Setup of amber:
Design i16_biquad, start of the top module:
module i16_biquad(
    input CLK, RST,
    input unsigned [15:0] A,
    output signed [15:0] B,
    input signed [15:0] b_0,
    input signed [15:0] b_1,
    input signed [15:0] b_2,
    input signed [15:0] a_1,
    input signed [15:0] a_2
);
wire signed [17:0] feedback;
wire signed [31:0] P_b0;
wire signed [31:0] P_b1;
wire signed [31:0] P_b2;
wire signed [33:0] P_a1;
wire signed [33:0] P_a2;
wire signed [35:0] S_0;
wire signed [35:0] S_1;
wire signed [35:0] S_2;
wire signed [35:0] Z_0;
wire signed [35:0] Z_1;
i16_mul mul_b0(
    .A(A),
    .B(b_0),
    .P(P_b0)
);
i16_mul mul_b1(
    .A(A),
    .B(b_1),
    .P(P_b1)
);
i16_mul mul_b2(
    .A(A),
    .B(b_2),
    .P(P_b2)
);
i18_mul mul_a1(
    .A(feedback),
    .B_coef(a_1),
    .P(P_a1)
);
i18_mul mul_a2(
    .A(feedback),
    .B_coef(a_2),
    .P(P_a2)
);
i36_acc ACC_0(
    .A(P_a2),
    .B(P_b2),
    ._Z(36'sd0),
    .S(S_0)
);
i36_acc ACC_1(
    .A(P_a1),
    .B(P_b1),
    ._Z(Z_0),
    .S(S_1)
);
i36_acc ACC_2(
    .A(34'sd0),
    .B(P_b0),
    ._Z(Z_1),
    .S(S_2)
);
i36_delay DELAY_0(
    .CLK(CLK),
    .RST(RST),
    .STORE(S_0),
    .READ(Z_0)
);
i36_delay DELAY_1(
    .CLK(CLK),
    .RST(RST),
    .STORE(S_1),
    .READ(Z_1)
);
i36_trunc OUT(
    .A(S_2),
    .B(feedback),
    .B_sat(B)
);
endmodule
make LEC_CHECK=0 ABC_AREA=0 CAP_MARGIN=20 CORE_ASPECT_RATIO=1.36 CORE_MARGIN=2 CORE_UTILIZATION=72 CTS_CLUSTER_DIAMETER=366 CTS_CLUSTER_SIZE=99 GPL_ROUTABILITY_DRIVEN=0 PLACE_DENSITY=0.42 SLEW_MARGIN=20 TNS_END_PERCENT=10 finish   # period 9.36 ns
run.sh (not shown) runs the stock make flow with config.mk's settings and CLKGATE_MAP_FILE=.
| amber | all stages done | FAIL | negative setup slack |
diff inputs: amber => xenon
- GPL_ROUTABILITY_DRIVEN removed (was 0)
- PLACE_DENSITY removed (was 0.42)
- CTS_CLUSTER_DIAMETER removed (was 366)
- CORE_ASPECT_RATIO removed (was 1.36)
- CTS_CLUSTER_SIZE removed (was 99)
- CORE_UTILIZATION changed from 72 to 40
- TNS_END_PERCENT removed (was 10)
- ABC_AREA removed (was 0)
- the clock period (ns, I/O delays scaled along) changed from 9.36 to 16.0
## What came out
- Of amber and xenon, only xenon finishes the flow clean.
- Side by side, worst hold slack turned out lower in xenon than in amber.
- In the flow results for amber and xenon, the area growth from synthesis to layout is larger on amber.
- Per the comparison of xenon with amber, starting utilization of the core area went down by 33 points; wire length reported by the detailed router went down by 5.9%.

========
== try-zinc ==
Starting RTL as in the previous note.
==> flow/config.mk <==
export PLATFORM = sky130hd
export DESIGN_NAME = i16_biquad
export DESIGN_NICKNAME = i16_biquad
export VERILOG_FILES = /design/flow/design.v
export SDC_FILE = /design/flow/constraint.sdc
export NUM_CORES = 4
export LEC_CHECK = 0
export CAP_MARGIN = 15
export CELL_PAD_IN_SITES_GLOBAL_PLACEMENT = 2
export CORE_ASPECT_RATIO = 0.79
export CORE_MARGIN = 8
export CORE_UTILIZATION = 40
export CTS_CLUSTER_SIZE = 30
export GPL_ROUTABILITY_DRIVEN = 0
export PLACE_DENSITY_LB_ADDON = 0.28
export SETUP_SLACK_MARGIN = 0.71
export SLEW_MARGIN = 20
==> flow/constraint.sdc <==
create_clock -name core_clock -period 11.0 [get_ports {CLK}]
set_input_delay 2.2000 -clock core_clock [delete_from_list [all_inputs] [get_ports {CLK}]]
set_output_delay 2.2000 -clock core_clock [all_outputs]
set_load 0.01 [all_outputs]
Although it ran to completion, try-zinc produced a layout that fails the final checks because of negative setup slack.
What try-maple does differently from try-zinc at the input level:
Settings: CTS_CLUSTER_DIAMETER: unset -> 329; PLACE_DENSITY_LB_ADDON: 0.28 -> unset; SETUP_SLACK_MARGIN: 0.71 -> 0.57; GPL_TIMING_DRIVEN: unset -> 0; HOLD_SLACK_MARGIN: unset -> 0.05; PLACE_DENSITY: unset -> 0.89; SLEW_MARGIN: 20 -> 15; the clock period (ns, I/O delays scaled along): 11.0 -> 21.1.
Notes after the runs:
try-maple reached the final stage; the timing, design-rule and antenna checks on its layout passed.
In try-maple the number of global-route vias before repair turned out 1,946 lower than in try-zinc.
Compared with try-zinc, try-maple shows a sequential share of layout area that is 0.33 points higher.
Side by side, cell count turned out lower in try-maple than in try-zinc.
Max non-clock buffer count across try-maple and try-zinc: try-zinc
Total number of vias, try-maple vs try-zinc: up slightly
Comparing try-maple against try-zinc, there is no change at all in arithmetic-cell share of the synthesized area counting full adders, half adders and majority gates.
Diff try-zinc -> try-maple: total wire length rose by about 20%; buffer and inverter count on the worst path fell by 9.
> inputs changed (try-maple -> try-willow)
Settings: PLACE_DENSITY no longer set, was 0.89; HOLD_SLACK_MARGIN no longer set, was 0.05; SLEW_MARGIN now 20, was 15; PLACE_DENSITY_LB_ADDON now 0.28, previously not set; SETUP_SLACK_MARGIN no longer set, was 0.57; CTS_CLUSTER_DIAMETER no longer set, was 329; the clock period (ns, I/O delays scaled along) now 11.0, was 21.1.
[summary]
| via count of the first global-routing pass | try-willow vs try-maple | 2.7% higher |. The run showing the greater routed length on met3 is try-maple. try-willow reports a higher total setup buffers inserted after CTS than try-maple does. try-willow against try-maple; non-clock buffer count is up by more than half. Layout overhead on the synthesized area: try-willow > try-maple. Status try-willow: flow complete, layout not clean - negative setup slack. Pin count of the biggest net entering global routing, try-willow vs try-maple: down by a few percent. try-willow against try-maple: final-layout setup total negative slack lower, detailed-routed wire length on met2 saw an increase.
The inputs of try-pepper differ from those of try-willow as listed below.
Settings: clearing CTS_CLUSTER_SIZE, which used to be 30; clearing CELL_PAD_IN_SITES_GLOBAL_PLACEMENT, which used to be 2; clearing GPL_ROUTABILITY_DRIVEN, which used to be 0; clearing PLACE_DENSITY_LB_ADDON, which used to be 0.28; clearing GPL_TIMING_DRIVEN, which used to be 0; swapping 15 for 20 in CAP_MARGIN; swapping 40 for 28 in CORE_UTILIZATION; swapping 8 for 2 in CORE_MARGIN; clearing CORE_ASPECT_RATIO, which used to be 0.79; swapping 11.0 for 17.1 in the clock period (ns, I/O delays scaled along).
==> comparison <==
- [try-pepper] non-clock buffer count fell about 56% relative to try-willow
- Overall fraction of global-route tracks in use: lower on try-pepper
- Compared with try-willow, try-pepper shows a number of standard-cell rows in the floorplan that is 43 higher.
- Relative to try-willow, layout-stage area growth over the synthesis result decreased by 7.5 points in try-pepper.
- try-pepper: flow completed, timing, DRC and antenna clean
- try-pepper against try-willow; via count is down by a few percent.
- Going from try-willow to try-pepper, number of buffers added on ports grows by 18%.
- Cmp try-pepper vs try-willow: minimum setup slack after placement higher in try-pepper

========
== oak ==
Starting RTL as in the previous note.
make LEC_CHECK=0 ABC_AREA=1 CAP_MARGIN=20 CELL_PAD_IN_SITES_DETAIL_PLACEMENT=2 CELL_PAD_IN_SITES_GLOBAL_PLACEMENT=1 CORE_ASPECT_RATIO=0.94 CORE_MARGIN=7 CORE_UTILIZATION=18 GPL_ROUTABILITY_DRIVEN=1 GPL_TIMING_DRIVEN=0 HOLD_SLACK_MARGIN=0.26 MIN_ROUTING_LAYER=met2 PLACE_DENSITY_LB_ADDON=0.06 SETUP_SLACK_MARGIN=0.36 SLEW_MARGIN=20 TNS_END_PERCENT=65 finish   # period 23.7 ns
oak finished every stage and its layout cleared the timing, design-rule and antenna checks.
> inputs changed (oak -> pine)
- CELL_PAD_IN_SITES_GLOBAL_PLACEMENT no longer set, was 1
- CTS_CLUSTER_SIZE now 98, previously not set
- CORE_UTILIZATION now 56, was 18
- SETUP_SLACK_MARGIN now -1.58, was 0.36
- CTS_CLUSTER_DIAMETER now 317, previously not set
- TNS_END_PERCENT now 5, was 65
- CELL_PAD_IN_SITES_DETAIL_PLACEMENT no longer set, was 2
- MIN_ROUTING_LAYER no longer set, was met2
- CAP_MARGIN now 5, was 20
- GPL_TIMING_DRIVEN now 1, was 0
### Flow results
Diff oak..pine | number of hold buffers added after cts | unchanged
On layout-stage area growth over the synthesis result, the lower figure sits with pine, not oak.
Against oak as the reference, pine delivers a lower global-route wire length before repair.
For pine, the termination of the worst setup path was DELAY_0.READ[34]$_DFF_PN0_, unlike oak, where it was DELAY_0.READ[22]$_DFF_PN0_.
diff inputs: pine => birch
- removing HOLD_SLACK_MARGIN (formerly 0.26)
- changing TNS_END_PERCENT from 5 to 100
- changing CAP_MARGIN from 5 to 20
- setting MIN_ROUTING_LAYER to met2 for the first time
- changing SETUP_SLACK_MARGIN from -1.58 to 0.36
- setting CELL_PAD_IN_SITES_GLOBAL_PLACEMENT to 0 for the first time
- changing CORE_UTILIZATION from 56 to 68
- changing CTS_CLUSTER_DIAMETER from 317 to 150
- changing GPL_TIMING_DRIVEN from 1 to 0
- removing CTS_CLUSTER_SIZE (formerly 98)
- setting CELL_PAD_IN_SITES_DETAIL_PLACEMENT to 2 for the first time
- changing ABC_AREA from 1 to 0
## What came out
birch never completed, since it errored out during 3_5_place_dp.
Adder and majority gate portion of the synthesized area in birch vs pine: up 1.2 points
Routability-driven placement congestion ratio, pine and birch, higher one = birch.
[compare] base=pine new=birch: number of placed I/O pins stayed essentially flat; synthesized cell area fell by 1.8%; synthesized cell count fell by 838.
Modified inputs, maple compared to birch
- changing ABC_AREA from 0 to 1
- changing the clock period (ns, I/O delays scaled along) from 23.7 to 15.3
### Flow results
- Status: maple FAILED at 3_5_place_dp (tool error)
- Total core area in maple is about 2% above birch.
- Compare birch and maple | compound-cell area share of the yosys netlist lower: maple
- On maple: post-synthesis simple-gate area fraction is 0.56 points lower than what birch gave.
- Die area (higher): maple
- Diff birch -> maple: synthesized area now sits higher, share of the core filled by cells before placement level, number of different library cells in the post-synthesis netlist shows a reduction of 26, gate count of the mapped netlist higher.
- Comparing synthesized-area fraction occupied by adder cells for birch and maple, the bigger number came from birch.
What cedar does differently from maple at the input level:
- HOLD_SLACK_MARGIN newly set to 0.26
- MIN_ROUTING_LAYER removed (was met2)
- ABC_AREA removed (was 1)
- CELL_PAD_IN_SITES_DETAIL_PLACEMENT removed (was 2)
- CORE_UTILIZATION changed from 68 to 56
- CTS_CLUSTER_DIAMETER changed from 150 to 317
- GPL_TIMING_DRIVEN changed from 0 to 1
- TNS_END_PERCENT changed from 100 to 5
- CELL_PAD_IN_SITES_GLOBAL_PLACEMENT removed (was 0)
- CTS_CLUSTER_SIZE newly set to 98
- the clock period (ns, I/O delays scaled along) changed from 15.3 to 23.7
Results
The remaining runs in maple and cedar completed every stage, whereas maple halted early.
Stage in which a tool error killed maple: 3_5_place_dp.
cedar ends up with a synthesized cell count that is 838 lower than in maple.
Lower die area was reported by maple, not cedar.
maple has lower compound-cell area share of the yosys netlist than cedar.
Lower area of the synthesized netlist per yosys stat was reported by cedar, not maple.
Diff maple -> cedar | area after synthesis | decrease of about 1.8%

========
Starting RTL as in the previous note.
==> flow/config.mk <==
export PLATFORM = sky130hd
export DESIGN_NAME = i16_biquad
export DESIGN_NICKNAME = i16_biquad
export VERILOG_FILES = /design/flow/design.v
export SDC_FILE = /design/flow/constraint.sdc
export NUM_CORES = 4
export LEC_CHECK = 0
export ABC_AREA = 1
export CAP_MARGIN = 20
export CORE_MARGIN = 2
export CORE_UTILIZATION = 72
export CTS_CLUSTER_DIAMETER = 366
export CTS_CLUSTER_SIZE = 99
export GPL_ROUTABILITY_DRIVEN = 0
export PLACE_DENSITY = 0.42
export SLEW_MARGIN = 20
export TNS_END_PERCENT = 10
==> flow/constraint.sdc <==
create_clock -name core_clock -period 9.36 [get_ports {CLK}]
set_input_delay 1.8720 -clock core_clock [delete_from_list [all_inputs] [get_ports {CLK}]]
set_output_delay 1.8720 -clock core_clock [all_outputs]
set_load 0.01 [all_outputs]
The first run finished but failed the layout checks on negative setup slack.
Then changed:
CORE_ASPECT_RATIO = 0.5   (was not set)
CTS_CLUSTER_DIAMETER = 242   (was 366)
GPL_ROUTABILITY_DRIVEN = not set   (was 0)
PLACE_DENSITY = 0.41   (was 0.42)
clock period = 9.14 ns   (was 9.36 ns; I/O delays follow)
What happened: The new run finished but failed the layout checks on negative setup slack. Global-route usage goes up by 2.1 points. Wire length goes up by a few percent. Design area hardly moves. Die size barely changes. Synthesized area is unchanged. Register-to-register slack gets worse by 0.37 ns. Non-clock buffer count rose by 15. Clock-buffer cell count grows by 2. Worst hold slack improved by 0.31 ns. Critical path depth rises by 1.
Then changed:
ABC_AREA = not set   (was 1)
CORE_ASPECT_RATIO = not set   (was 0.5)
CORE_UTILIZATION = 31   (was 72)
CTS_CLUSTER_DIAMETER = not set   (was 242)
CTS_CLUSTER_SIZE = not set   (was 99)
PLACE_DENSITY = not set   (was 0.41)
TNS_END_PERCENT = not set   (was 10)
clock period = 15.8 ns   (was 9.14 ns; I/O delays follow)
This time the run finished with timing, DRC and antenna clean. Register-to-register slack is better by 6.3 ns. Count of clock-buffer cells in the layout went up by 1. Design area went down by 5.3%. Core utilization went down by 52 points. Via count went down by 21%. Critical path depth went down by 2.
Then changed:
CORE_UTILIZATION = 40   (was 31)
Global-route usage climbs by 4.1 points.
Utilization climbs by 9.8 points.
Non-clock buffer count drops by 4.
Maximum frequency is about the same.
Count of clock-buffer cells in the layout drops by 4.
Wire length drops by 5.7%.
First-iteration DRC count drops by 2.7%.
Hold slack is worse by 0.12 ns.

========
Setup of build 68:
Starting RTL as in the previous note.
Design i16_biquad, start of the top module:
module i16_biquad(
    input CLK, RST,
    input unsigned [15:0] A,
    output signed [15:0] B,
    input signed [15:0] b_0,
    input signed [15:0] b_1,
    input signed [15:0] b_2,
    input signed [15:0] a_1,
    input signed [15:0] a_2
);
make LEC_CHECK=0 CAP_MARGIN=20 CELL_PAD_IN_SITES_DETAIL_PLACEMENT=2 CORE_ASPECT_RATIO=1.79 CORE_MARGIN=2 CORE_UTILIZATION=40 CTS_CLUSTER_DIAMETER=335 GPL_TIMING_DRIVEN=1 SLEW_MARGIN=35 TNS_END_PERCENT=45 finish   # period 10.1 ns
Build 68: GRT-0116 in 5_1_grt -> run aborted
## Diff of input files: build 61 against build 68
- TNS_END_PERCENT: 45 -> 10
- GPL_TIMING_DRIVEN: 1 -> unset
- CTS_CLUSTER_DIAMETER: 335 -> 366
- CORE_ASPECT_RATIO: 1.79 -> unset
- SLEW_MARGIN: 35 -> 20
- CORE_UTILIZATION: 40 -> 72
- PLACE_DENSITY: unset -> 0.42
- CELL_PAD_IN_SITES_DETAIL_PLACEMENT: 2 -> unset
- the clock period (ns, I/O delays scaled along): 10.1 -> 9.36
==> results <==
The layout from build 61, despite a flow that completed every stage, fails the layout checks, with the failing checks listed as negative setup slack. Per the comparison of build 61 with build 68, effective utilization at floorplan now sits higher; post-synthesis async set-or-reset flop share has remained practically unchanged; placeable core region fell by 45%; total die area lower.
### build 61 -> build 43
- TNS_END_PERCENT: 10 -> 5
- PLACE_DENSITY_LB_ADDON: unset -> 0.27
- CTS_CLUSTER_DIAMETER: 366 -> 27
- PLACE_DENSITY: 0.42 -> unset
- the clock period (ns, I/O delays scaled along): 9.36 -> 16.0
Findings:
Build 43 did not stop at any stage, and its layout met the timing, design-rule and antenna checks. As of build 43, design area had fallen by a little under 10% compared to build 61. Compared with build 61, build 43 shows final cycle utilization of the critical path lower by 50 points. In the reports for build 43 and build 61, the larger global-route usage belongs to build 61. Going from build 61 to build 43, clock buffer and inverter area fraction after layout essentially unchanged. Build 43 ends up with lower final wirelength than build 61 does.
Input-level comparison between build 69 and build 43:
- ABC_AREA: unset -> 0
- CTS_CLUSTER_SIZE: unset -> 100
- TNS_END_PERCENT: 5 -> 35
- CTS_CLUSTER_DIAMETER: 27 -> 227
- CORE_UTILIZATION: 72 -> 55
- PLACE_DENSITY_LB_ADDON: 0.27 -> 0.3
- SLEW_MARGIN: 20 -> 10
==> results <==
- Build 69: full flow OK, the timing, design-rule and antenna checks passed
- The total half-perimeter wirelength after legalization and detailed placement of build 69 was inferior to that of build 43.
- From build 43 to build 69 the numbers moved as follows: setup slack of the most critical reg-to-reg path now sits higher; data arrival time of the critical path now sits at about the same level; sum of buffers and inverters on the critical path now sits lower.
- Build 69 vs build 43 — worst path setup slack after routing rose 0.051 ns.
- The top layer reached by signal wires comes out met4 in one run and met5 in the other, namely in build 69 and build 43 respectively.
- Build 69 improves on build 43 in time the worst path needs with I/O delays and setup.
- Per the comparison of build 69 with build 43, core utilization lower, relative area change from synthesis to final layout increased by 1.7 points relative to the old numbers.
- A worst setup path endpoint of DELAY_0.READ[34] is what build 43 shows, while DELAY_1.READ[34] belongs to build 69.
